==> design/flow/config.mk <==
export PLATFORM = sky130hd
export DESIGN_NAME = cordic
export DESIGN_NICKNAME = cordic
export VERILOG_FILES = /design/flow/design.v
export SDC_FILE = /design/flow/constraint.sdc
export NUM_CORES = 4
export LEC_CHECK = 0
export CAP_MARGIN = 20
export CORE_MARGIN = 2
export CORE_UTILIZATION = 59
export PLACE_DENSITY = 0.67
export SETUP_SLACK_MARGIN = 2.15
export SLEW_MARGIN = 20
==> design/flow/constraint.sdc <==
create_clock -name core_clock -period 7.27 [get_ports {clk}]
set_input_delay 1.4540 -clock core_clock [delete_from_list [all_inputs] [get_ports {clk}]]
set_output_delay 1.4540 -clock core_clock [all_outputs]
set_load 0.01 [all_outputs]
==> design/flow/design.v <==
/*verilator lint_off EOFNEWLINE*/
/*verilator lint_off WIDTHEXPAND*/
module cordic #(
    parameter WIDTH = 16,                
    parameter ITERATIONS = 12,           
    parameter MODE = 0                   
)(
    input wire clk,
    input wire rst_n,
    input wire start,                    
    input wire [WIDTH-1:0] x_in,         
    input wire [WIDTH-1:0] y_in,         
    input wire [WIDTH-1:0] z_in,         
    output reg done,                     
    output reg [WIDTH-1:0] x_out,        
    output reg [WIDTH-1:0] y_out,        
    output reg [WIDTH-1:0] z_out         
);
    localparam IDLE = 2'd0;
    localparam SETUP = 2'd1;
    localparam ITERATE = 2'd2;
    localparam DONE = 2'd3;
    reg [1:0] state, next_state;
    reg signed [WIDTH-1:0] x, y;
    reg [WIDTH-1:0] z;
    reg signed [WIDTH-1:0] x_next, y_next;
    reg [WIDTH-1:0] z_next;
    reg [$clog2(ITERATIONS)-1:0] iteration;
    function [WIDTH-1:0] atan_table;
        input [3:0] idx;
        begin
            case (idx)
                4'd0:  atan_table = 16'd8192;    
                4'd1:  atan_table = 16'd4836;    
                4'd2:  atan_table = 16'd2555;    
                4'd3:  atan_table = 16'd1297;    
                4'd4:  atan_table = 16'd651;     
                4'd5:  atan_table = 16'd326;     
                4'd6:  atan_table = 16'd163;     
                4'd7:  atan_table = 16'd81;      
                4'd8:  atan_table = 16'd41;      
                4'd9:  atan_table = 16'd20;      
                4'd10: atan_table = 16'd10;      
                4'd11: atan_table = 16'd5;       
                default: atan_table = 16'd0;
            endcase
        end
    endfunction
    always @(posedge clk or negedge rst_n) begin
        if (!rst_n) begin
            state <= IDLE;
            x <= 0;
            y <= 0;
            z <= 0;
            iteration <= 0;
            done <= 1'b0;
            x_out <= 0;
            y_out <= 0;
            z_out <= 0;
        end else begin
            state <= next_state;
            case (state)
                IDLE: begin
                    done <= 1'b0;
                end
                SETUP: begin
                    x <= x_in;
                    y <= y_in;
                    z <= z_in;
                    iteration <= 0;
                end
                ITERATE: begin
                    x <= x_next;
                    y <= y_next;
                    z <= z_next;
                    iteration <= iteration + 1;
                end
                DONE: begin
                    done <= 1'b1;
                    x_out <= x;
                    y_out <= y;
                    z_out <= z;
                end
            endcase
        end
    end
    always @(*) begin
        next_state = state;
        case (state)
            IDLE: begin
                if (start) begin
                    next_state = SETUP;
                end
            end
            SETUP: begin
                next_state = ITERATE;
            end
            ITERATE: begin
                if (iteration == ITERATIONS - 1) begin
                    next_state = DONE;
                end
            end
            DONE: begin
                next_state = IDLE;
            end
        endcase
    end
    wire [WIDTH-1:0] shift_x = x >>> iteration;
    wire [WIDTH-1:0] shift_y = y >>> iteration;
    always @(*) begin
        x_next = x;
        y_next = y;
        z_next = z;
        if (state == ITERATE) begin
            if (MODE == 0) begin
                if (z[WIDTH-1] == 1'b0) begin   
                    x_next = x - shift_y;
                    y_next = y + shift_x;
                    z_next = z - atan_table(iteration);
                end else begin   
                    x_next = x + shift_y;
                    y_next = y - shift_x;
                    z_next = z + atan_table(iteration);
                end
            end else begin
                if (y[WIDTH-1] == 1'b0) begin   
                    x_next = x + shift_y;
                    y_next = y - shift_x;
                    z_next = z + atan_table(iteration);
                end else begin   
                    x_next = x - shift_y;
                    y_next = y + shift_x;
                    z_next = z - atan_table(iteration);
                end
            end
        end
    end
endmodule
/*verilator lint_on EOFNEWLINE*/
/*verilator lint_on WIDTHEXPAND*/ 
==> design/flow/run.sh <==
#!/bin/bash
# the make line also repeats each setting of config.mk as NAME=value (left out here)
make -C /OpenROAD-flow-scripts/flow DESIGN_CONFIG=/design/flow/config.mk WORK_HOME=/design/flow/orfs CLKGATE_MAP_FILE= finish
==> results of run 1 <==
area by class of cell:
| cell class | instances | area, um^2 | area share (%) |
|---|---|---|---|
| timing repair buffer | 112 | 1110 | 10.29 |
| sequential | 105 | 2636 | 24.43 |
| multi-input combinational | 792 | 6330 | 58.67 |
| clock buffer | 11 | 252.7 | 2.343 |
| tap | 211 | 264.0 | 2.447 |
| inverter | 29 | 113.9 | 1.055 |
| clock inverter | 5 | 82.58 | 0.7654 |
through the flow:
step	worst slack, ns	instances	area [um^2]	utilization, %
final	2.407	1265	10790	70.45
after global routing	2.014	1265	10790	70.45
after CTS	2.193	1264	10760	70.29
after detailed placement	1.904	1247	10400	67.90
after global placement	2.029	1247	10400	67.90
after floorplan	2.200	988	9331	-
metal layers:
layer / global-route usage [%] / wire length [um] / vias to the layer above
met2: 44.32 / 10340 / 307
met4: 9.361 / 504 / 0
li1: - / - / 3759
met3: 4.129 / 1611 / 34
met5: 0 / 0 / -
met1: 42.15 / 11070 / 3777
what timing repair did:
| action | CTS | global route |
|---|---|---|
| resized | 1 | 9 |
| buffers inserted | 1 | 1 |
| setup endpoints to repair | 8 | 9 |
==> flow_summary.json, run 1 <==
{
  "routed_wl_mm": 23.53,
  "core.rowCount": 45,
  "area_leaders": "dfrtp_1, ha_1, mux2_2, mux2i_1, mux4_2",
  "mappedNetlistArea_um2": 9319,
  "warnings": 42,
  "boundaryPins": 100,
  "cp-start-kind": "flop",
  "crit_path_max_fanout": 13,
  "hold_viol_final": 0,
  "synth_cell_types": 76,
  "grt_max_degree": 92,
  "clk_path_buf_depth": 2,
  "synth_warnings": 1,
  "critical_path_buf_inv_count": 1,
  "antenna_found_initial": 0,
  "ys_chip_area_um2": 9319,
  "clock_latency_ns": 0.36,
  "min_from": "done$_DFFE_PN0P_",
  "ys_sh_mux_pct": 22.30,
  "post-route-min-period_ns": 4.863,
  "top_logic_kind": "multiplexers",
  "clock-root-buffer": "clkbuf_16",
  "yosysTopAreaCell": "dfrtp_1",
  "cp_cell_sequence": "buf_4, mux4_2, mux4_2, or4b_1, nor4_1, nor2_1, xnor2_1, ha_1, or3_1, o311ai_1, a21oi_1, a211o_1, and3_1",
  "netlist.area_leader.share_pct": 27.93,
  "grt_pass1_vias": 7357,
  "rsz0062_at_grt": "true",
  "rrSetupSlack_ns": 2.41,
  "fmax_mhz": 205.6,
  "aoi_share_pct": 17.75,
  "outcome": "no timing/DRC/antenna violations",
  "wl_per_cell_um": 18.60,
  "fin_tns_setup_ns": 0,
  "gp_congestion": 0.9343,
  "cp.required_ns": 7.51,
  "path_delay_family": "simple AND/OR/NAND/NOR gates",
  "slowest_delay_ns": 0.63,
  "reg2reg_from": "iteration[0]$_DFFE_PN0P_",
  "avgSynthCellArea_um2": 9.432,
  "async_flop_share_pct": 100.0,
  "synth-edff-count": 0,
  "cts_hold_buf": 0,
  "die_w_um": 129.7,
  "post-dp-hpwl_mm": 16.27,
  "final-max-slew-violation-count": 0,
  "htreeDepth": 3,
  "max_cap_viol_count": 0,
  "setup-violations-final": 0,
  "die_y_um": 129.7,
  "vias_per_cell": 6.227,
  "tightest_slew_ns": 0.9644,
  "min_path_cells": 1,
  "clock_sinks": 105,
  "chipArea_um2": 16820,
  "reg2regPathDepth": 13,
  "path_clk_slew_ns": 0.07,
  "slew_headroom_pct": 35.71,
  "cp_num_cells": 13,
  "cp.arrival_ns": 5.11,
  "yosysMostFrequentCell": "dfrtp_1",
  "crit_end": "y[15]$_DFFE_PN0P_",
  "cts_tree": "yes",
  "ys_seq_elements": 105,
  "common_cells": "dfrtp_1, nand2_1, o21ai_0, a21oi_1, ha_1",
  "syn_nets": 1104,
  "synthAdderAreaFrac_pct": 8.969,
  "num_vias": 7877,
  "initial_core_util_pct": 60.85,
  "n_fill_cell": 1249,
  "syn_inst": 988,
  "cts_buffers": 9,
  "ys_seq_share_pct": 28.21,
  "postRouteAntennaNets": 0,
  "clock-skew-final_ns": 0.007648,
  "hp-class": "flop to flop",
  "core_area_um2": 15310,
  "area_growth_pct": 15.78,
  "final_nets": 1165,
  "drtIter0Drc": 613,
  "ys_cells": 988,
  "grtUsageTotal_pct": 28.85,
  "critPathLaunch": "iteration[0]$_DFFE_PN0P_",
  "min_to": "done$_DFFE_PN0P_",
  "hold_slack_ns": 0.4843,
  "cp-end-kind": "flop",
  "path_class": "flop to flop",
  "ys_sh_xor_pct": 6.861,
  "slowest_stage": "or4b_1",
  "drcViolationCount": 0,
  "crit_top_cell": "mux4_2",
  "ff_type": "dfrtp_1",
  "r2r-end": "y[15]$_DFFE_PN0P_",
  "grt_pass1_wl_mm": 38.41,
  "simple_gate_area_share_pct": 11.83,
  "antenna_cells": 0,
  "io_buffers": 99,
  "period_used_pct": 66.90,
  "first_pass_iters": 5,
  "grt_overflow_total": 0
}
==> run 2: changes to the inputs <==
- CORE_UTILIZATION: 59 -> 68
- CTS_CLUSTER_DIAMETER: unset -> 27
- CTS_CLUSTER_SIZE: unset -> 33
- PLACE_DENSITY: 0.67 -> unset
- SETUP_SLACK_MARGIN: 2.15 -> 0.62
- TNS_END_PERCENT: unset -> 40
- clock period: 7.27 -> 5.01 ns (I/O delays scaled with it)
==> run 2 against run 1 <==
Compared with the run above:
- critical path type unchanged
- first-iteration DRC count increased by 41%
- highest routed layer unchanged
- setup slack worse by 2.1 ns
- synthesized area is the same
- via count rose by 9.7%
- critical path depth is 3 higher
- largest cell class unchanged
==> flow_summary.json, run 2 <==
{
  "grt_pass1_wl_mm": 41.01,
  "max_cap_viol_count": 0,
  "ys_chip_area_um2": 9319,
  "antenna_cells": 0,
  "syn_nets": 1104,
  "clock_latency_ns": 0.36,
  "n_fill_cell": 703,
  "die_y_um": 121.1,
  "final-max-slew-violation-count": 0,
  "grtUsageTotal_pct": 35.54,
  "cts_buffers": 9,
  "warnings": 45,
  "wl_per_cell_um": 21.27,
  "reg2regPathDepth": 16,
  "yosysMostFrequentCell": "dfrtp_1",
  "area_leaders": "dfrtp_1, ha_1, mux2_2, mux2i_1, mux4_2",
  "cp_cell_sequence": "buf_6, buf_4, buf_6, mux4_2, mux4_2, or4b_4, nor4b_4, nand2_2, o22a_1, ha_4, buf_4, nor3_1, nor2_1, o211a_1, or3_1, a31o_1",
  "antenna_found_initial": 0,
  "path_clk_slew_ns": 0.07,
  "period_used_pct": 93.23,
  "cp-end-kind": "flop",
  "aoi_share_pct": 17.75,
  "grt_pass1_vias": 8056,
  "clock_sinks": 105,
  "cts_hold_buf": 0,
  "chipArea_um2": 14660,
  "min_path_cells": 1,
  "synth_warnings": 1,
  "synthAdderAreaFrac_pct": 8.969,
  "critPathLaunch": "iteration[0]$_DFFE_PN0P_",
  "die_w_um": 121.1,
  "rsz0062_at_grt": "true",
  "place_ws_ns": 0.1672,
  "layout_setup_ws_ns": 0.3390,
  "yosysTopAreaCell": "dfrtp_1",
  "slowest_delay_ns": 0.63,
  "tightest_slew_ns": 0.9461,
  "netlist.area_leader.share_pct": 27.93,
  "ff_type": "dfrtp_1",
  "synth-edff-count": 0,
  "core.rowCount": 42,
  "simple_gate_area_share_pct": 11.83,
  "cp.required_ns": 5.26,
  "post-dp-hpwl_mm": 18.01,
  "grt_overflow_total": 0,
  "boundaryPins": 100,
  "drcViolationCount": 0,
  "ys_seq_share_pct": 28.21,
  "ys_sh_xor_pct": 6.861,
  "path_class": "flop to flop",
  "critical_path_buf_inv_count": 4,
  "core_area_um2": 13300,
  "r2r-end": "y[14]$_DFFE_PN0P_",
  "synth_cell_types": 76,
  "first_pass_iters": 6,
  "async_flop_share_pct": 100.0,
  "cp.arrival_ns": 4.92,
  "fin_tns_setup_ns": 0,
  "io_buffers": 99,
  "routed_wl_mm": 27.21,
  "htreeDepth": 3,
  "rrSetupSlack_ns": 0.34,
  "cts_tree": "yes",
  "drtIter0Drc": 863,
  "slowest_stage": "or4b_4",
  "crit_end": "y[14]$_DFFE_PN0P_",
  "setup-violations-final": 0,
  "final_nets": 1214,
  "fmax_mhz": 214.1,
  "post-route-min-period_ns": 4.671,
  "postRouteAntennaNets": 0,
  "crit_path_max_fanout": 6,
  "hold_viol_final": 0,
  "mappedNetlistArea_um2": 9319,
  "clock-skew-final_ns": 0.007215,
  "ys_cells": 988,
  "avgSynthCellArea_um2": 9.432,
  "top_logic_kind": "multiplexers",
  "syn_inst": 988,
  "path_delay_family": "simple AND/OR/NAND/NOR gates",
  "initial_core_util_pct": 70.09,
  "grt_max_degree": 92,
  "clock-root-buffer": "clkbuf_16",
  "min_from": "done$_DFFE_PN0P_",
  "reg2reg_from": "iteration[0]$_DFFE_PN0P_",
  "cp-start-kind": "flop",
  "vias_per_cell": 6.759,
  "outcome": "no timing/DRC/antenna violations",
  "min_to": "done$_DFFE_PN0P_",
  "num_vias": 8645,
  "cp_num_cells": 16,
  "common_cells": "dfrtp_1, nand2_1, o21ai_0, a21oi_1, ha_1",
  "ys_sh_mux_pct": 22.30,
  "slew_headroom_pct": 36.93,
  "clk_path_buf_depth": 2,
  "gp_congestion": 0.9816,
  "hp-class": "flop to flop",
  "ys_seq_elements": 105,
  "area_growth_pct": 23.35
}
run 2: cell type report:
class | count | area [um^2] | share of cell area, %
Clock buffer | 11 | 242.7 | 2.112
Inverter | 29 | 113.9 | 0.9905
Sequential cell | 105 | 2635 | 22.92
Timing Repair Buffer | 161 | 1558 | 13.55
Multi-Input combinational cell | 792 | 6646 | 57.82
Tap cell | 176 | 220.2 | 1.916
Clock inverter | 5 | 78.83 | 0.6858
run 2: metrics by stage:
step	hold slack (ns)	std cells	area [um^2]	util (%)
final	0.4820	1279	11490	86.46
after global routing	0.5011	1279	11490	86.46
after CTS	0.4888	1255	11020	82.86
after detailed placement	0.4733	1226	10510	79.05
after global placement	0.4652	1226	10510	79.05
after floorplan	0.4594	988	9394	-
run 2: routing by layer:
layer | GRT usage, % | wire length (um) | vias to the layer above
met1 | 45.65 | 10600 | 4120
li1 | - | - | 3871
met5 | 0 | 0 | -
met2 | 58.50 | 12550 | 517
met3 | 6.109 | 2428 | 137
met4 | 16.72 | 1634 | 0
run 2: what timing repair did:
| item | CTS | global route |
|---|---|---|
| gates cloned | 0 | 3 |
| setup buffers | 13 | 21 |
| endpoints found under the setup margin | 14 | 15 |
| gates resized | 22 | 58 |
| pin swaps | 6 | 39 |
==> run 3: changes to the inputs <==
- CTS_CLUSTER_DIAMETER: 27 -> 372
- CTS_CLUSTER_SIZE: 33 -> unset
- SETUP_SLACK_MARGIN: 0.62 -> unset
- TNS_END_PERCENT: 40 -> unset
- clock period: 5.01 -> 6.0 ns (I/O delays scaled with it)
==> run 3 against run 2 <==
Compared with the run above:
- still clean
- synthesized area did not move
- via count fell by 7.5%
- first-iteration DRC count fell by 38%
- critical path depth rose by 2
- cell area fell by 7.2%
- wire length fell by 14%
- synthesized cell count did not move
- critical path type unchanged
==> flow_summary.json, run 3 <==
{
  "reg2reg_from": "iteration[0]$_DFFE_PN0P_",
  "tightest_slew_ns": 0.8729,
  "routed_wl_mm": 23.40,
  "yosysMostFrequentCell": "dfrtp_1",
  "slowest_delay_ns": 0.82,
  "clk_path_buf_depth": 2,
  "slew_headroom_pct": 41.80,
  "antenna_found_initial": 0,
  "cp-end-kind": "flop",
  "num_vias": 7995,
  "r2r-end": "y[14]$_DFFE_PN0P_",
  "grt_pass1_vias": 7694,
  "fmax_mhz": 182.6,
  "area_growth_pct": 14.43,
  "path_class": "flop to flop",
  "post-route-min-period_ns": 5.477,
  "postRouteAntennaNets": 0,
  "hold_viol_final": 0,
  "synth_cell_types": 76,
  "min_to": "state[0]$_DFF_PN1_",
  "synth-edff-count": 0,
  "setup-violations-final": 0,
  "path_clk_slew_ns": 0.07,
  "yosysTopAreaCell": "dfrtp_1",
  "mappedNetlistArea_um2": 9319,
  "hp-class": "flop to flop",
  "chipArea_um2": 14660,
  "clock_sinks": 105,
  "post_cts_resized": 0,
  "core.rowCount": 42,
  "final-max-slew-violation-count": 0,
  "synth_warnings": 1,
  "post_cts.repair.setup_buffers": 0,
  "cp-start-kind": "flop",
  "slowest_stage": "dfrtp_2",
  "cp_cell_sequence": "buf_4, mux2_2, nand2_1, and2_1, mux2i_1, mux2i_1, ha_1, nor2_1, xor2_1, ha_1, a21o_1, a21oi_1, o21bai_1, a2111oi_0, o31ai_1, o211a_1, or3_1, a31o_1",
  "cts_hold_buf": 0,
  "outcome": "no timing/DRC/antenna violations",
  "boundaryPins": 100,
  "rsz0062_at_grt": "false",
  "wl_per_cell_um": 19.04,
  "post-dp-hpwl_mm": 16.81,
  "htreeDepth": 3,
  "aoi_share_pct": 17.75,
  "vias_per_cell": 6.505,
  "cts_buffers": 9,
  "n_fill_cell": 908,
  "ys_sh_xor_pct": 6.861,
  "clock-skew-final_ns": 0.007983,
  "initial_core_util_pct": 70.09,
  "place_ws_ns": 0.6470,
  "ff_type": "dfrtp_1",
  "ys_cells": 988,
  "period_used_pct": 91.29,
  "grt_pass1_wl_mm": 38.56,
  "min_from": "state[0]$_DFF_PN1_",
  "critPathLaunch": "iteration[0]$_DFFE_PN0P_",
  "cp.arrival_ns": 5.73,
  "first_pass_iters": 5,
  "area_leaders": "dfrtp_1, ha_1, mux2_2, mux2i_1, mux4_2",
  "crit_end": "y[14]$_DFFE_PN0P_",
  "gp_congestion": 0.9380,
  "ys_seq_elements": 105,
  "avgSynthCellArea_um2": 9.432,
  "fin_tns_setup_ns": 0,
  "final_nets": 1164,
  "layout_setup_ws_ns": 0.5227,
  "warnings": 42,
  "syn_inst": 988,
  "path_delay_family": "AND-OR/OR-AND gates",
  "grt_max_degree": 92,
  "core_area_um2": 13300,
  "reg2regPathDepth": 18,
  "cp.required_ns": 6.26,
  "grt_overflow_total": 0,
  "common_cells": "dfrtp_1, nand2_1, o21ai_0, a21oi_1, ha_1",
  "antenna_cells": 0,
  "top_logic_kind": "multiplexers",
  "ys_seq_share_pct": 28.21,
  "clock_latency_ns": 0.37,
  "drtIter0Drc": 539,
  "ys_sh_mux_pct": 22.30,
  "min_path_cells": 2,
  "async_flop_share_pct": 100.0,
  "critical_path_buf_inv_count": 1,
  "crit_path_max_fanout": 33,
  "grtUsageTotal_pct": 32.99,
  "die_w_um": 121.1,
  "simple_gate_area_share_pct": 11.83,
  "ys_chip_area_um2": 9319,
  "drcViolationCount": 0,
  "cts_tree": "yes",
  "netlist.area_leader.share_pct": 27.93,
  "io_buffers": 99,
  "die_y_um": 121.1,
  "rrSetupSlack_ns": 0.52,
  "syn_nets": 1104,
  "cp_num_cells": 18,
  "synthAdderAreaFrac_pct": 8.969,
  "max_cap_viol_count": 0,
  "clock-root-buffer": "clkbuf_16"
}
-- run 3: final cells by class --
cell class	count	area [um^2]	area share [%]
clock buffer	10	239.0	2.241
inverter	29	108.9	1.021
multi-input combinational	792	6310	59.17
sequential	105	2636	24.72
timing repair buffer	111	1079	10.11
clock inverter	6	71.32	0.6688
tap	176	220.2	2.065
-- run 3: metal layers --
layer  routed length (um)  GRT usage, %  vias to the layer above
met5                    0             0                        -
met2                11540         55.83                      298
li1                     -             -                     3763
met3                 1355         5.874                       55
met4                  665         12.21                        0
met1                 9842         42.24                     3879
-- run 3: stage by stage --
stage               hold WS, ns  cells  util [%]  area (um^2)
detailed placement       0.4796   1213     77.86        10350
floorplan                0.4594    988         -         9319
CTS                      0.4907   1229     80.19        10660
global placement         0.4654   1213     77.86        10350
finish                   0.4879   1229     80.21        10660
global route             0.5003   1229     80.21        10660
==> run 4: changes to the inputs <==
- ABC_AREA: unset -> 0
- CAP_MARGIN: 20 -> 5
- CELL_PAD_IN_SITES_GLOBAL_PLACEMENT: unset -> 2
- CORE_ASPECT_RATIO: unset -> 1.16
- CORE_UTILIZATION: 68 -> 66
- CTS_CLUSTER_DIAMETER: 372 -> unset
- CTS_CLUSTER_SIZE: unset -> 63
- PLACE_DENSITY_LB_ADDON: unset -> 0.03
- clock period: 6.0 -> 7.69 ns (I/O delays scaled with it)
==> run 4 against run 3 <==
Compared with the run above:
- the flow now stops in global placement without I/O (3_1_place_gp_skip_io)
- die area increased by 2.9%
- synthesized cell count is the same
- synthesized area stayed put
==> flow_summary.json, run 4 <==
{
  "aoi_share_pct": 17.75,
  "ys_sh_xor_pct": 6.861,
  "synthAdderAreaFrac_pct": 8.969,
  "syn_nets": 1104,
  "avgSynthCellArea_um2": 9.432,
  "top_logic_kind": "multiplexers",
  "stop_stage": "global placement without I/O (3_1_place_gp_skip_io)",
  "core.rowCount": 46,
  "ys_sh_mux_pct": 22.30,
  "firstError": "[ERROR FLW-0024] Place density exceeds 1.0 (current PLACE_DENSITY_LB_ADDON =  0.03). Please check if the value of  PLACE_DENSITY_LB_ADDON is between 0 and 0.99.",
  "ff_type": "dfrtp_1",
  "synth_warnings": 1,
  "netlist.area_leader.share_pct": 27.93,
  "common_cells": "dfrtp_1, nand2_1, o21ai_0, a21oi_1, ha_1",
  "initial_core_util_pct": 67.75,
  "die_y_um": 132.0,
  "yosysTopAreaCell": "dfrtp_1",
  "syn_inst": 988,
  "async_flop_share_pct": 100.0,
  "area_leaders": "dfrtp_1, ha_1, mux2_2, mux2i_1, mux4_2",
  "core_area_um2": 13760,
  "mappedNetlistArea_um2": 9319,
  "yosysMostFrequentCell": "dfrtp_1",
  "synth_cell_types": 76,
  "ys_seq_elements": 105,
  "chipArea_um2": 15090,
  "ys_seq_share_pct": 28.21,
  "synth-edff-count": 0,
  "simple_gate_area_share_pct": 11.83,
  "outcome": "did not finish",
  "ys_cells": 988,
  "ys_chip_area_um2": 9319,
  "die_w_um": 114.3
}
==> run 5: changes to the inputs <==
- ABC_AREA: 0 -> unset
- CAP_MARGIN: 5 -> 20
- CELL_PAD_IN_SITES_GLOBAL_PLACEMENT: 2 -> unset
- CORE_ASPECT_RATIO: 1.16 -> unset
- CORE_UTILIZATION: 66 -> 72
- CTS_CLUSTER_SIZE: 63 -> unset
- PLACE_DENSITY: unset -> 0.67
- PLACE_DENSITY_LB_ADDON: 0.03 -> unset
- clock period: 7.69 -> 8.33 ns (I/O delays scaled with it)
==> run 5 against run 4 <==
Compared with the run above:
- the run now finishes clean
- synthesized cell count unchanged
- die area fell by 8.1%
- synthesized area did not move
==> flow_summary.json, run 5 <==
{
  "wl_per_cell_um": 19.71,
  "setup-violations-final": 0,
  "cp.required_ns": 8.59,
  "top_logic_kind": "multiplexers",
  "stdcell_count": 1223,
  "simple_gate_area_share_pct": 11.83,
  "first_pass_iters": 5,
  "path_class": "flop to flop",
  "chipArea_um2": 13870,
  "yosysMostFrequentCell": "dfrtp_1",
  "grt_max_degree": 92,
  "cp_cell_sequence": "buf_4, mux2_1, mux4_2, a21oi_1, ha_1, nor2_1, xor2_1, ha_1, a21o_1, a21oi_1, o21bai_1, a2111oi_0, o31ai_1, o211a_1, or3_1, a31o_1",
  "synthAdderAreaFrac_pct": 8.969,
  "outcome": "no timing/DRC/antenna violations",
  "final-max-slew-violation-count": 0,
  "ff_type": "dfrtp_1",
  "critPathLaunch": "iteration[0]$_DFFE_PN0P_",
  "rsz0062_at_grt": "false",
  "yosysTopAreaCell": "dfrtp_1",
  "grtUsageTotal_pct": 35.47,
  "crit_end": "y[14]$_DFFE_PN0P_",
  "clock-skew-final_ns": 0.009974,
  "area_leaders": "dfrtp_1, ha_1, mux2_2, mux2i_1, mux4_2",
  "async_flop_share_pct": 100.0,
  "r2r-end": "y[14]$_DFFE_PN0P_",
  "ys_chip_area_um2": 9319,
  "post_cts.repair.setup_buffers": 0,
  "grt_pass1_vias": 8002,
  "min_path_cells": 1,
  "syn_inst": 988,
  "reg2reg_from": "iteration[0]$_DFFE_PN0P_",
  "cts_tree": "yes",
  "common_cells": "dfrtp_1, nand2_1, o21ai_0, a21oi_1, ha_1",
  "layout_setup_ws_ns": 2.881,
  "period_used_pct": 65.41,
  "path_clk_slew_ns": 0.07,
  "cts_hold_buf": 0,
  "initial_core_util_pct": 73.84,
  "synth-edff-count": 0,
  "core_area_um2": 12620,
  "place_ws_ns": 3.043,
  "io_buffers": 99,
  "post-route-min-period_ns": 5.449,
  "synth_cell_types": 76,
  "clock_sinks": 105,
  "boundaryPins": 100,
  "die_y_um": 117.8,
  "area_growth_pct": 14.17,
  "syn_nets": 1104,
  "slowest_stage": "a2111oi_0",
  "hold_viol_final": 0,
  "fin_tns_setup_ns": 0,
  "grt_overflow_total": 0,
  "clock-root-buffer": "clkbuf_16",
  "path_delay_family": "AND-OR/OR-AND gates",
  "max_cap_viol_count": 0,
  "clock_latency_ns": 0.37,
  "postRouteAntennaNets": 0,
  "top_layer": "met4",
  "ys_seq_share_pct": 28.21,
  "avgSynthCellArea_um2": 9.432,
  "hp-class": "flop to flop",
  "wl_met3_mm": 1.805,
  "critical_path_buf_inv_count": 1,
  "aoi_share_pct": 17.75,
  "drtIter0Drc": 714,
  "ys_cells": 988,
  "htreeDepth": 3,
  "utilization_pct": 84.30,
  "min_from": "x_out[8]$_DFFE_PN0P_",
  "drcViolationCount": 0,
  "tightest_slew_ns": 0.9530,
  "final_nets": 1162,
  "slew_headroom_pct": 36.46,
  "cp-start-kind": "flop",
  "post_cts_resized": 0,
  "cp-end-kind": "flop",
  "ys_seq_elements": 105,
  "crit_path_max_fanout": 48,
  "antenna_found_initial": 0,
  "antenna_cells": 0,
  "slowest_delay_ns": 0.63,
  "gp_congestion": 0.9493,
  "place_inst": 1207,
  "core.rowCount": 41,
  "netlist.area_leader.share_pct": 27.93,
  "cp.arrival_ns": 5.71,
  "rrSetupSlack_ns": 2.88,
  "reg2regPathDepth": 16,
  "ys_sh_xor_pct": 6.861,
  "clk_path_buf_depth": 2,
  "post-dp-hpwl_mm": 16.79,
  "drt-met1-wl_mm": 9.686,
  "warnings": 42,
  "die_w_um": 117.8,
  "synth_warnings": 1,
  "routed_wl_mm": 24.10,
  "ys_sh_mux_pct": 22.30,
  "cp_num_cells": 16,
  "num_vias": 8152,
  "wl_met2_mm": 11.68,
  "grt_pass1_wl_mm": 39.83,
  "min_to": "x_out[8]$_DFFE_PN0P_",
  "vias_per_cell": 6.666,
  "fmax_mhz": 183.5,
  "cts_buffers": 9,
  "mappedNetlistArea_um2": 9319
}
## run 5: per-layer routing
layer / vias up / GRT usage (%)
met5: - / 0
met4: 0 / 16.57
met3: 84 / 5.281
met2: 388 / 59.92
met1: 3937 / 44.99
li1: 3743 / -
## run 5: metrics by stage
step / cell area (um^2) / hold WS [ns]
3_3_place_gp: 10330 / 0.4648
3_5_place_dp: 10330 / 0.4950
4_1_cts: 10640 / 0.5112
2_1_floorplan: 9319 / 0.4594
6_report: 10640 / 0.5131
5_1_grt: 10640 / 0.5299
## run 5: final cells by class
cell class / count / area (um^2)
clock buffer: 9 / 225.2
sequential: 105 / 2634
tap: 172 / 215.2
clock inverter: 7 / 82.58
timing repair buffer: 109 / 1064
multi-input combinational: 792 / 6310
fill: 769 / 1981
inverter: 29 / 108.9
==> run 6: changes to the inputs <==
- CAP_MARGIN: 20 -> 10
- CORE_UTILIZATION: 72 -> 27
- GPL_ROUTABILITY_DRIVEN: unset -> 1
- MAX_ROUTING_LAYER: unset -> met5
- PLACE_DENSITY: 0.67 -> unset
- PLACE_DENSITY_LB_ADDON: unset -> 0.25
- SLEW_MARGIN: 20 -> 30
- clock period: 8.33 -> 8.73 ns (I/O delays scaled with it)
==> run 6 against run 5 <==
Compared with the run above:
- largest cell class unchanged
- global-route usage is 20 points lower
- critical endpoint unchanged
- hold slack worse by 0.018 ns
- synthesized area stayed put
- first-iteration DRC count is 51% lower
==> flow_summary.json, run 6 <==
{
  "outcome": "no timing/DRC/antenna violations",
  "syn_inst": 988,
  "area_growth_pct": 18.27,
  "clock-root-buffer": "clkbuf_16",
  "slowest_delay_ns": 0.65,
  "aoi_share_pct": 17.75,
  "die_y_um": 189.8,
  "final_nets": 1162,
  "min_to": "state[0]$_DFF_PN1_",
  "vias_per_cell": 5.058,
  "critPathLaunch": "iteration[0]$_DFFE_PN0P_",
  "period_used_pct": 62.18,
  "hp-class": "flop to flop",
  "synthAdderAreaFrac_pct": 8.969,
  "cp_num_cells": 16,
  "min_path_cells": 2,
  "clock_latency_ns": 0.37,
  "reg2regPathDepth": 16,
  "max_cap_viol_count": 0,
  "slew_headroom_pct": 41.95,
  "chipArea_um2": 36020,
  "final-max-slew-violation-count": 0,
  "min_from": "state[0]$_DFF_PN1_",
  "reg2reg_from": "iteration[0]$_DFFE_PN0P_",
  "grt_pass1_vias": 7645,
  "drcViolationCount": 0,
  "path_class": "flop to flop",
  "cp.required_ns": 9.00,
  "avgSynthCellArea_um2": 9.432,
  "grt_max_degree": 92,
  "htreeDepth": 3,
  "common_cells": "dfrtp_1, nand2_1, o21ai_0, a21oi_1, ha_1",
  "num_vias": 7618,
  "ys_seq_elements": 105,
  "top_logic_kind": "multiplexers",
  "critical_path_buf_inv_count": 1,
  "n_fill_cell": 3592,
  "path_delay_family": "AND-OR/OR-AND gates",
  "ys_sh_mux_pct": 22.30,
  "setup-violations-final": 0,
  "grtUsageTotal_pct": 15.14,
  "synth_warnings": 1,
  "yosysMostFrequentCell": "dfrtp_1",
  "area_leaders": "dfrtp_1, ha_1, mux2_2, mux2i_1, mux4_2",
  "routed_wl_mm": 26.76,
  "cts_hold_buf": 0,
  "synth-edff-count": 0,
  "syn_nets": 1104,
  "cp.arrival_ns": 5.70,
  "simple_gate_area_share_pct": 11.83,
  "dpl_cell_area_um2": 10690,
  "wl_per_cell_um": 17.77,
  "ys_sh_xor_pct": 6.861,
  "clk_path_buf_depth": 2,
  "io_buffers": 99,
  "drtIter0Drc": 353,
  "grt_pass1_wl_mm": 42.92,
  "ff_type": "dfrtp_1",
  "first_pass_iters": 5,
  "ys_chip_area_um2": 9319,
  "boundaryPins": 100,
  "yosysTopAreaCell": "dfrtp_1",
  "cp-end-kind": "flop",
  "fin_area_um2": 11020,
  "core.rowCount": 68,
  "cts_buffers": 9,
  "post_cts_resized": 0,
  "initial_core_util_pct": 27.18,
  "postRouteAntennaNets": 0,
  "clock-skew-final_ns": 0.01238,
  "synth_cell_types": 76,
  "ys_seq_share_pct": 28.21,
  "rsz0062_at_grt": "false",
  "cp_cell_sequence": "buf_4, mux2_1, mux4_2, a21oi_1, ha_1, nor2_1, xor2_1, ha_1, a21o_1, a21oi_1, o21bai_1, a2111oi_0, o31ai_1, o211a_1, or3_1, a31o_1",
  "ys_cells": 988,
  "gp_congestion": 0.8495,
  "post-route-min-period_ns": 5.428,
  "core_area_um2": 34290,
  "post_cts.repair.setup_buffers": 0,
  "die_w_um": 189.8,
  "clock_sinks": 105,
  "warnings": 40,
  "antenna_cells": 0,
  "netlist.area_leader.share_pct": 27.93,
  "crit_end": "y[14]$_DFFE_PN0P_",
  "antenna_found_initial": 0,
  "slowest_stage": "a2111oi_0",
  "cp-start-kind": "flop",
  "hold_viol_final": 0,
  "r2r-end": "y[14]$_DFFE_PN0P_",
  "fmax_mhz": 184.2,
  "async_flop_share_pct": 100.0,
  "mappedNetlistArea_um2": 9319,
  "crit_path_max_fanout": 55,
  "path_clk_slew_ns": 0.08,
  "tightest_slew_ns": 0.8707,
  "rrSetupSlack_ns": 3.30,
  "post-dp-hpwl_mm": 19.51,
  "fin_tns_setup_ns": 0,
  "grt_overflow_total": 0,
  "cts_tree": "yes"
}
## run 6: layer usage
metal  vias up  wire, um  GRT usage, %
li1       3750         -             -
met1      3705     12410         19.94
met4         0       471         4.114
met5         -         0             0
met2       139     13050         25.85
met3        24       819         2.251
## run 6: final cells by class
cell class	instances	area, um^2	share of cell area, %
multi-input cells	792	6310	57.25
flip-flops and latches	105	2636	23.92
repair buffers	109	1064	9.649
well taps	455	569.3	5.165
clock buffers	9	225.2	2.043
clock inverters	7	108.9	0.9876
inverters	29	108.9	0.9876
## run 6: stage by stage
step                      cells  util [%]  hold WS, ns  setup slack [ns]
after floorplan             988         -       0.4594             3.355
after global placement     1490     31.17       0.4735             3.394
after detailed placement   1490     31.17       0.4822             3.257
after CTS                  1506     32.14       0.4957             3.240
after global routing       1506     32.14       0.5254             2.865
final                      1506     32.14       0.4948             3.302
==> run 7: changes to the inputs <==
- CAP_MARGIN: 10 -> 20
- CORE_UTILIZATION: 27 -> 70
- GPL_ROUTABILITY_DRIVEN: 1 -> unset
- MAX_ROUTING_LAYER: met5 -> unset
- PLACE_DENSITY_LB_ADDON: 0.25 -> unset
- SETUP_SLACK_MARGIN: unset -> 0.68
- SLEW_MARGIN: 30 -> 20
- clock period: 8.73 -> 4.67 ns (I/O delays scaled with it)
==> run 7 against run 6 <==
Compared with the run above:
- now fails the layout checks on negative setup slack
- flip-flop count unchanged
- fmax rose by 13%
- critical endpoint is now x[14]$_DFFE_PN0P_
- largest cell class unchanged
==> flow_summary.json, run 7 <==
{
  "htreeDepth": 3,
  "ys_sh_mux_pct": 22.30,
  "drcViolationCount": 0,
  "first_pass_iters": 8,
  "num_vias": 9419,
  "avgSynthCellArea_um2": 9.432,
  "crit_end": "x[14]$_DFFE_PN0P_",
  "fmax_mhz": 208.4,
  "critical_path_buf_inv_count": 3,
  "period_used_pct": 102.7,
  "crit_path_max_fanout": 13,
  "tightest_slew_ns": 1.090,
  "cts_hold_buf": 0,
  "yosysMostFrequentCell": "dfrtp_1",
  "clock-root-buffer": "clkbuf_16",
  "simple_gate_area_share_pct": 11.83,
  "synthAdderAreaFrac_pct": 8.969,
  "min_to": "done$_DFFE_PN0P_",
  "setup-violations-final": 2,
  "vias_per_cell": 7.157,
  "antenna_found_initial": 0,
  "place_ws_ns": -0.04718,
  "grt_pass1_vias": 8544,
  "hp-class": "flop to flop",
  "slew_headroom_pct": 27.32,
  "slowest_stage": "mux4_2",
  "mappedNetlistArea_um2": 9319,
  "warnings": 45,
  "routed_wl_mm": 32.18,
  "area_growth_pct": 28.96,
  "io_buffers": 99,
  "synth_cell_types": 76,
  "die_y_um": 119.4,
  "critPathLaunch": "iteration[0]$_DFFE_PN0P_",
  "syn_inst": 988,
  "r2r-end": "x[14]$_DFFE_PN0P_",
  "path_delay_family": "AND-OR/OR-AND gates",
  "area_leaders": "dfrtp_1, ha_1, mux2_2, mux2i_1, mux4_2",
  "hold_viol_final": 0,
  "slowest_delay_ns": 0.56,
  "final-max-slew-violation-count": 0,
  "outcome": "failed layout checks",
  "clk_path_buf_depth": 2,
  "syn_nets": 1104,
  "synth_warnings": 1,
  "hold_slack_ns": 0.4851,
  "cts_tree": "yes",
  "clock_latency_ns": 0.37,
  "rsz0062_at_grt": "true",
  "initial_core_util_pct": 70.93,
  "grt_pass1_wl_mm": 43.10,
  "cp-start-kind": "flop",
  "ys_seq_share_pct": 28.21,
  "dpl_cell_area_um2": 10730,
  "failed_checks": "negative setup slack",
  "ys_sh_xor_pct": 6.861,
  "cp-end-kind": "flop",
  "clock-skew-final_ns": 0.01349,
  "path_clk_slew_ns": 0.08,
  "layout_setup_ws_ns": -0.1275,
  "cp.arrival_ns": 5.07,
  "cp_cell_sequence": "buf_4, buf_12, buf_6, or3b_1, and2_4, mux4_2, o21a_1, a21oi_2, xnor2_2, ha_2, a21oi_2, o21ai_2, a31oi_2, o211ai_1, a2111oi_2, o21ai_0, a31oi_1",
  "gp_congestion": 0.9571,
  "cts_buffers": 9,
  "reg2regPathDepth": 17,
  "min_path_cells": 1,
  "die_w_um": 119.4,
  "fin_area_um2": 12020,
  "async_flop_share_pct": 100.0,
  "yosysTopAreaCell": "dfrtp_1",
  "post-dp-hpwl_mm": 17.80,
  "cp.required_ns": 4.94,
  "core_area_um2": 13140,
  "top_logic_kind": "multiplexers",
  "wl_per_cell_um": 24.46,
  "max_cap_viol_count": 0,
  "drtIter0Drc": 1390,
  "ys_chip_area_um2": 9319,
  "core.rowCount": 42,
  "boundaryPins": 100,
  "antenna_cells": 0,
  "netlist.area_leader.share_pct": 27.93,
  "chipArea_um2": 14250,
  "ys_seq_elements": 105,
  "min_from": "done$_DFFE_PN0P_",
  "aoi_share_pct": 17.75,
  "reg2reg_from": "iteration[0]$_DFFE_PN0P_",
  "common_cells": "dfrtp_1, nand2_1, o21ai_0, a21oi_1, ha_1",
  "ys_cells": 988,
  "crit_top_cell": "a21oi_2",
  "final_nets": 1251,
  "postRouteAntennaNets": 0,
  "rrSetupSlack_ns": -0.13,
  "cp_num_cells": 17,
  "ff_type": "dfrtp_1",
  "synth-edff-count": 0,
  "clock_sinks": 105,
  "post-route-min-period_ns": 4.797,
  "path_class": "flop to flop",
  "grt_overflow_total": 0,
  "grt_max_degree": 92,
  "grtUsageTotal_pct": 37.76
}
-- run 7: repair_timing --
action	CTS	global route
gates cloned	0	1
endpoints found under the hold margin	0	0
pin swaps	43	36
gates resized	64	51
buffers inserted	37	21
setup endpoints to repair	24	26
-- run 7: through the flow --
| step | utilization (%) | TNS, ns | instances |
|---|---|---|---|
| CTS | 88.34 | 0 | 1294 |
| floorplan | - | 0 | 988 |
| detailed placement | 81.70 | -0.04718 | 1241 |
| finish | 91.48 | -0.1404 | 1316 |
| global route | 91.48 | -0.5997 | 1316 |
| global placement | 81.50 | 0 | 1240 |
-- run 7: layer usage --
metal  GRT usage, %  vias to the layer above  part of all wire [%]  routed length [um]
li1               -                     3935                     -                   -
met1          48.74                     4464                    36               11500
met2          62.75                      772                    46               14810
met3          5.556                      248                    10                3332
met4          17.94                        0                   7.9                2541
met5              0                        -                     0                   0
-- run 7: layout make-up --
cell class / instances / area [um^2]
inverters: 29 / 116.4
clock inverters: 4 / 52.55
clock buffers: 12 / 246.5
multi-input cells: 792 / 6917
fillers: 541 / 1120
well taps: 176 / 220.2
repair buffers: 198 / 1829
flip-flops and latches: 105 / 2636
==> run 8: changes to the inputs <==
- ABC_AREA: unset -> 1
- CORE_ASPECT_RATIO: unset -> 1.44
- CORE_UTILIZATION: 70 -> 72
- CTS_CLUSTER_DIAMETER: unset -> 372
- CTS_CLUSTER_SIZE: unset -> 10
- SETUP_SLACK_MARGIN: 0.68 -> 1.09
- clock period: 4.67 -> 5.22 ns (I/O delays scaled with it)
==> run 8 against run 7 <==
Compared with the run above:
- the run now finishes clean
- critical path type unchanged
- count of clock-buffer cells in the layout unchanged
- utilization is 5.9 points lower
- non-clock buffer count is 84 lower
- fmax is 23% higher
==> flow_summary.json, run 8 <==
{
  "synthAdderAreaFrac_pct": 9.428,
  "cts_buffers": 9,
  "clk_path_buf_depth": 2,
  "min_path_cells": 2,
  "critPathLaunch": "iteration[2]$_DFFE_PN0P_",
  "place_ws_ns": 1.172,
  "path_class": "flop to flop",
  "fin_tns_setup_ns": 0,
  "ff_type": "dfrtp_1",
  "path_clk_slew_ns": 0.07,
  "final-max-slew-violation-count": 0,
  "min_to": "y_out[4]$_DFFE_PN0P_",
  "fin_area_um2": 10280,
  "simple_gate_area_share_pct": 33.56,
  "core_area_um2": 12010,
  "period_used_pct": 74.60,
  "rsz0062_at_grt": "true",
  "gp_congestion": 1.024,
  "htreeDepth": 3,
  "slowest_delay_ns": 0.49,
  "cp-start-kind": "flop",
  "cp.required_ns": 5.45,
  "path_delay_family": "simple AND/OR/NAND/NOR gates",
  "initial_core_util_pct": 73.80,
  "num_vias": 9686,
  "drtIter0Drc": 950,
  "crit_top_cell": "nand2_1",
  "routed_wl_mm": 26.47,
  "setup-violations-final": 0,
  "dpl_cell_area_um2": 9892,
  "vias_per_cell": 6.162,
  "stdcell_count": 1572,
  "layout_setup_ws_ns": 1.326,
  "r2r-end": "y[13]$_DFFE_PN0P_",
  "cp.arrival_ns": 4.13,
  "netlist.area_leader.share_pct": 29.36,
  "antenna_cells": 0,
  "hold_viol_final": 0,
  "first_pass_iters": 6,
  "top_logic_kind": "simple AND/OR/NAND/NOR gates",
  "warnings": 43,
  "io_buffers": 99,
  "yosysTopAreaCell": "dfrtp_1",
  "ys_seq_elements": 105,
  "ys_seq_share_pct": 29.65,
  "grtUsageTotal_pct": 40.31,
  "synth_warnings": 1,
  "ys_chip_area_um2": 8865,
  "outcome": "no timing/DRC/antenna violations",
  "cts_tree": "yes",
  "slowest_stage": "dfrtp_2",
  "place_inst": 1553,
  "grt_overflow_total": 0,
  "die_w_um": 96.47,
  "cp_cell_sequence": "inv_2, buf_4, nand2_1, a21oi_1, nand3b_1, nand2_1, ha_2, nand3_1, inv_1, nand2_1, nand2_1, xor2_1, ha_1, a21oi_1, nor2_1, a211oi_1, o211ai_1, a21o_1, or2_2, nand3_1, nand3_1",
  "rrSetupSlack_ns": 1.33,
  "clock-skew-final_ns": 0.01319,
  "crit_path_max_fanout": 22,
  "n_fill_cell": 781,
  "utilization_pct": 85.59,
  "min_from": "y_out[4]$_DFFE_PN0P_",
  "antenna_found_initial": 0,
  "fmax_mhz": 256.8,
  "cts_hold_buf": 0,
  "ys_cells": 1347,
  "crit_end": "y[13]$_DFFE_PN0P_",
  "cp_num_cells": 21,
  "syn_inst": 1347,
  "yosysMostFrequentCell": "nand2_1",
  "post-dp-hpwl_mm": 19.24,
  "ys_sh_xor_pct": 4.446,
  "grt_max_degree": 70,
  "core.rowCount": 48,
  "reg2reg_from": "iteration[2]$_DFFE_PN0P_",
  "reg2regPathDepth": 21,
  "clock_latency_ns": 0.35,
  "area_growth_pct": 15.98,
  "syn_nets": 1463,
  "postRouteAntennaNets": 0,
  "common_cells": "nand2_1, nand3_1, inv_1, dfrtp_1, a21oi_1",
  "grt_pass1_wl_mm": 41.91,
  "hold_slack_ns": 0.4703,
  "ys_sh_mux_pct": 0,
  "synth_cell_types": 46,
  "wl_per_cell_um": 16.84,
  "cp-end-kind": "flop",
  "clock_sinks": 105,
  "aoi_share_pct": 14.68,
  "boundaryPins": 100,
  "drcViolationCount": 0,
  "clock-root-buffer": "clkbuf_16",
  "critical_path_buf_inv_count": 3,
  "synth-edff-count": 0,
  "tightest_slew_ns": 0.9091,
  "mappedNetlistArea_um2": 8865,
  "chipArea_um2": 13230,
  "hp-class": "flop to flop",
  "async_flop_share_pct": 100.0,
  "grt_pass1_vias": 9163,
  "final_nets": 1533,
  "area_leaders": "dfrtp_1, nand2_1, ha_1, nand3_1, inv_1",
  "post-route-min-period_ns": 3.894,
  "avgSynthCellArea_um2": 6.581,
  "slew_headroom_pct": 39.39,
  "max_cap_viol_count": 0,
  "die_y_um": 137.2
}
-- run 8: repair_timing --
action	CTS	global route
buffers inserted	0	2
setup endpoints to repair	0	18
gates resized	0	25
-- run 8: per-layer routing --
metal / up-vias / GRT usage, % / wire (um)
li1: 4552 / - / -
met5: - / 0 / 0
met1: 4458 / 47.12 / 9624
met4: 0 / 24.26 / 1575
met3: 147 / 5.066 / 1901
met2: 529 / 69.21 / 13370
-- run 8: area by class of cell --
class	instances	area [um^2]	area share [%]
Clock buffer	12	256.5	2.495
Clock inverter	4	35.03	0.3408
Inverter	128	489.2	4.758
Multi-Input combinational cell	1059	5547	53.95
Sequential cell	105	2633	25.61
Tap cell	150	187.7	1.825
Timing Repair Buffer	114	1134	11.03
==> run 9: changes to the inputs <==
- ABC_AREA: 1 -> unset
- CORE_ASPECT_RATIO: 1.44 -> unset
- CORE_UTILIZATION: 72 -> 40
- CTS_CLUSTER_DIAMETER: 372 -> 339
- CTS_CLUSTER_SIZE: 10 -> 98
- HOLD_SLACK_MARGIN: unset -> 0.3
- PLACE_DENSITY_LB_ADDON: unset -> 0.02
- SETUP_SLACK_MARGIN: 1.09 -> unset
- TNS_END_PERCENT: unset -> 5
- clock period: 5.22 -> 10.0 ns (I/O delays scaled with it)
==> run 9 against run 8 <==
Compared with the run above:
- fmax decreased by 30%
- sequential share of layout area decreased by 1.3 points
- final cell count decreased by 13%
- critical path depth decreased by 3
- highest routed layer unchanged
- setup slack improved by 3.1 ns
==> flow_summary.json, run 9 <==
{
  "slowest_delay_ns": 0.62,
  "common_cells": "dfrtp_1, nand2_1, o21ai_0, a21oi_1, ha_1",
  "die_y_um": 156.6,
  "cp_num_cells": 18,
  "mappedNetlistArea_um2": 9319,
  "grt_max_degree": 92,
  "utilization_pct": 47.57,
  "gp_congestion": 0.8743,
  "reg2reg_from": "iteration[0]$_DFFE_PN0P_",
  "grt_use_met2_pct": 30.84,
  "crit_path_max_fanout": 62,
  "first_pass_iters": 5,
  "async_flop_share_pct": 100.0,
  "yosysTopAreaCell": "dfrtp_1",
  "use_met1_pct": 32.54,
  "cp-start-kind": "flop",
  "chipArea_um2": 24530,
  "path_class": "flop to flop",
  "cp.arrival_ns": 5.81,
  "avgSynthCellArea_um2": 9.432,
  "logic_area_um2": 6310,
  "yosysMostFrequentCell": "dfrtp_1",
  "max_cap_viol_count": 0,
  "ys_seq_elements": 105,
  "grt_pass1_vias": 7405,
  "boundaryPins": 100,
  "num_vias": 7631,
  "cts_tree": "yes",
  "postRouteAntennaNets": 0,
  "fmax_mhz": 180.0,
  "htreeDepth": 3,
  "cts_hold_buf": 0,
  "fin_area_um2": 10840,
  "grt_pass1_wl_mm": 40.90,
  "vias_per_cell": 5.595,
  "core.rowCount": 55,
  "post-dp-hpwl_mm": 17.78,
  "cp_cell_sequence": "buf_4, inv_1, ha_1, nor2b_1, o31a_1, or4_1, nor3_1, a21oi_1, xor2_1, ha_1, a21o_1, a21o_1, a211oi_1, o21a_1, nor3_1, a2111oi_0, a31oi_1, o211a_1",
  "cp-end-kind": "flop",
  "netlist.area_leader.share_pct": 27.93,
  "area_leaders": "dfrtp_1, ha_1, mux2_2, mux2i_1, mux4_2",
  "fin_tns_setup_ns": 0,
  "final-max-slew-violation-count": 0,
  "ys_chip_area_um2": 9319,
  "syn_inst": 988,
  "hp-class": "flop to flop",
  "grt_overflow_total": 0,
  "initial_core_util_pct": 40.91,
  "slowest_stage": "buf_4",
  "core_area_um2": 22780,
  "post_cts_resized": 0,
  "crit_end": "z[15]$_DFFE_PN0P_",
  "drtIter0Drc": 404,
  "use_met3_pct": 2.714,
  "ys_seq_share_pct": 28.21,
  "area_growth_pct": 16.27,
  "simple_gate_area_share_pct": 11.83,
  "synthAdderAreaFrac_pct": 8.969,
  "rsz0062_at_grt": "false",
  "top_logic_kind": "multiplexers",
  "path_clk_slew_ns": 0.08,
  "r2r-end": "z[15]$_DFFE_PN0P_",
  "die_w_um": 156.6,
  "routed_wl_mm": 25.13,
  "hold_slack_ns": 0.4902,
  "final_nets": 1162,
  "min_to": "state[0]$_DFF_PN1_",
  "grt_busiest_layer": "met1",
  "ys_cells": 988,
  "warnings": 40,
  "hold_viol_final": 0,
  "wl_per_cell_um": 18.42,
  "seqCellArea_um2": 2634,
  "clock_latency_ns": 0.37,
  "ys_sh_mux_pct": 22.30,
  "synth_cell_types": 76,
  "synth-edff-count": 0,
  "reg2regPathDepth": 18,
  "aoi_share_pct": 17.75,
  "dpl_cell_area_um2": 10510,
  "clock_sinks": 105,
  "n_fill_cell": 2209,
  "min_path_cells": 2,
  "drcViolationCount": 0,
  "tightest_slew_ns": 1.015,
  "min_from": "state[0]$_DFF_PN1_",
  "rrSetupSlack_ns": 4.45,
  "clock-skew-final_ns": 0.009974,
  "slew_headroom_pct": 32.31,
  "period_used_pct": 55.55,
  "setup-violations-final": 0,
  "critPathLaunch": "iteration[0]$_DFFE_PN0P_",
  "post-route-min-period_ns": 5.555,
  "ff_type": "dfrtp_1",
  "antenna_found_initial": 0,
  "io_buffers": 99,
  "clk_path_buf_depth": 2,
  "post_cts.repair.setup_buffers": 0,
  "ys_sh_xor_pct": 6.861,
  "antenna_cells": 0,
  "clock-root-buffer": "clkbuf_16",
  "syn_nets": 1104,
  "grtUsageTotal_pct": 21.09,
  "synth_warnings": 1,
  "outcome": "no timing/DRC/antenna violations",
  "critical_path_buf_inv_count": 2,
  "path_delay_family": "AND-OR/OR-AND gates",
  "cp.required_ns": 10.26,
  "cts_buffers": 9
}
## run 9: layer usage
layer | vias to the layer above | wire length (um)
met5 | - | 0
li1 | 3745 | -
met4 | 0 | 341
met3 | 21 | 1080
met2 | 179 | 10710
met1 | 3686 | 13000
## run 9: cell type report
class                           count  share of cell area [%]
Timing Repair Buffer              109                   9.815
Clock inverter                      7                  0.9469
Multi-Input combinational cell    792                   58.23
Inverter                           29                   1.005
Sequential cell                   105                   24.31
Tap cell                          313                   3.614
Clock buffer                        9                   2.079
## run 9: through the flow
| step | std cells | setup WS (ns) |
|---|---|---|
| 2_1_floorplan | 988 | 4.625 |
| 3_3_place_gp | 1348 | 4.599 |
| 3_5_place_dp | 1348 | 4.493 |
| 4_1_cts | 1364 | 4.457 |
| 5_1_grt | 1364 | 3.900 |
| 6_report | 1364 | 4.445 |
==> run 10: changes to the inputs <==
- CORE_UTILIZATION: 40 -> 64
- CTS_CLUSTER_DIAMETER: 339 -> unset
- CTS_CLUSTER_SIZE: 98 -> unset
- HOLD_SLACK_MARGIN: 0.3 -> unset
- PLACE_DENSITY_LB_ADDON: 0.02 -> unset
- SETUP_SLACK_MARGIN: unset -> 2.03
- TNS_END_PERCENT: 5 -> unset
- clock period: 10.0 -> 7.06 ns (I/O delays scaled with it)
==> run 10 against run 9 <==
Compared with the run above:
- still clean on timing, DRC and antenna
- critical path depth shrank 2
- global-route usage grew 9.2 points
- sequential share of layout area grew 0.24 points
- utilization grew 27 points
- hold slack lost 0.0079 ns
- critical endpoint is now y[15]$_DFFE_PN0P_
==> flow_summary.json, run 10 <==
{
  "outcome": "no timing/DRC/antenna violations",
  "min_to": "done$_DFFE_PN0P_",
  "crit_path_max_fanout": 8,
  "gp_congestion": 0.9101,
  "simple_gate_area_share_pct": 11.83,
  "fmax_mhz": 211.3,
  "grtUsageTotal_pct": 30.30,
  "cp_num_cells": 16,
  "clock_latency_ns": 0.36,
  "first_pass_iters": 5,
  "die_w_um": 124.7,
  "clock-skew-final_ns": 0.006568,
  "syn_nets": 1104,
  "cts_tree": "yes",
  "clock_sinks": 105,
  "warnings": 42,
  "ys_chip_area_um2": 9319,
  "final-max-slew-violation-count": 0,
  "synthAdderAreaFrac_pct": 8.969,
  "top_logic_kind": "multiplexers",
  "netlist.area_leader.share_pct": 27.93,
  "boundaryPins": 100,
  "synth-edff-count": 0,
  "drcViolationCount": 0,
  "synth_cell_types": 76,
  "utilization_pct": 74.78,
  "ys_seq_share_pct": 28.21,
  "slowest_stage": "dfrtp_4",
  "cp-end-kind": "flop",
  "rsz0062_at_grt": "false",
  "reg2reg_from": "iteration[0]$_DFFE_PN0P_",
  "cp.arrival_ns": 4.99,
  "min_path_cells": 1,
  "grt_pass1_vias": 7560,
  "area_leaders": "dfrtp_1, ha_1, mux2_2, mux2i_1, mux4_2",
  "clock-root-buffer": "clkbuf_16",
  "rrSetupSlack_ns": 2.33,
  "die_y_um": 124.7,
  "path_clk_slew_ns": 0.07,
  "r2r-end": "y[15]$_DFFE_PN0P_",
  "cp_cell_sequence": "buf_4, mux2_1, mux4_2, a21oi_1, ha_1, o2111a_1, a21oi_1, xnor2_1, ha_1, or4_1, o21ai_0, a211oi_1, o311ai_1, a21oi_1, a211o_1, and3_1",
  "hp-class": "flop to flop",
  "critical_path_buf_inv_count": 1,
  "synth_warnings": 1,
  "slowest_delay_ns": 0.52,
  "vias_per_cell": 6.337,
  "mappedNetlistArea_um2": 9319,
  "io_buffers": 99,
  "seqCellArea_um2": 2638,
  "syn_inst": 988,
  "post-route-min-period_ns": 4.732,
  "path_class": "flop to flop",
  "core.rowCount": 44,
  "chipArea_um2": 15540,
  "area_growth_pct": 15.31,
  "ys_seq_elements": 105,
  "avgSynthCellArea_um2": 9.432,
  "num_vias": 7852,
  "crit_end": "y[15]$_DFFE_PN0P_",
  "slew_headroom_pct": 39.15,
  "cp-start-kind": "flop",
  "path_delay_family": "AND-OR/OR-AND gates",
  "antenna_found_initial": 0,
  "period_used_pct": 67.02,
  "layout_setup_ws_ns": 2.328,
  "hold_viol_final": 0,
  "fin_tns_setup_ns": 0,
  "aoi_share_pct": 17.75,
  "yosysMostFrequentCell": "dfrtp_1",
  "routed_wl_mm": 23.23,
  "antenna_cells": 0,
  "grt_pass1_wl_mm": 38.38,
  "postRouteAntennaNets": 0,
  "reg2regPathDepth": 16,
  "crit_top_cell": "a21oi_1",
  "drtIter0Drc": 552,
  "final_nets": 1167,
  "wl_per_cell_um": 18.74,
  "ys_sh_mux_pct": 22.30,
  "logic_area_um2": 6344,
  "initial_core_util_pct": 64.86,
  "cts_buffers": 9,
  "cp.required_ns": 7.31,
  "grt_max_degree": 92,
  "htreeDepth": 3,
  "tightest_slew_ns": 0.9128,
  "grt_overflow_total": 0,
  "post-dp-hpwl_mm": 16.16,
  "core_area_um2": 14370,
  "critPathLaunch": "iteration[0]$_DFFE_PN0P_",
  "place_ws_ns": 1.694,
  "yosysTopAreaCell": "dfrtp_1",
  "max_cap_viol_count": 0,
  "async_flop_share_pct": 100.0,
  "min_from": "done$_DFFE_PN0P_",
  "setup-violations-final": 0,
  "ys_sh_xor_pct": 6.861,
  "n_fill_cell": 1101,
  "ys_cells": 988,
  "ff_type": "dfrtp_1",
  "clk_path_buf_depth": 2,
  "common_cells": "dfrtp_1, nand2_1, o21ai_0, a21oi_1, ha_1"
}
-- run 10: timing repair --
action / 4_1_cts / 5_1_grt
pin swaps: 0 / 0
endpoints found under the setup margin: 12 / 8
resized: 1 / 10
hold buffers: 0 / 0
buffers inserted: 1 / 3
-- run 10: through the flow --
step           std cells  hold slack, ns  instance area [um^2]
2_1_floorplan        988          0.4594                  9334
3_3_place_gp        1220          0.4655                 10360
3_5_place_dp        1220          0.4676                 10360
4_1_cts             1236          0.4833                 10690
5_1_grt             1239          0.5175                 10750
6_report            1239          0.4824                 10750
-- run 10: cell type report --
type / instances / share of cell area (%)
well taps: 184 / 2.143
flip-flops and latches: 105 / 24.55
clock inverters: 2 / 0.3493
inverters: 29 / 1.036
clock buffers: 13 / 2.422
multi-input cells: 792 / 59.04
repair buffers: 114 / 10.47
-- run 10: metal layers --
layer	vias to the layer above	global-route usage, %	wire (um)
li1	3759	-	-
met1	3782	40.78	10210
met2	277	51.69	11280
met3	34	3.866	1301
met4	0	8.592	438
met5	-	0	0
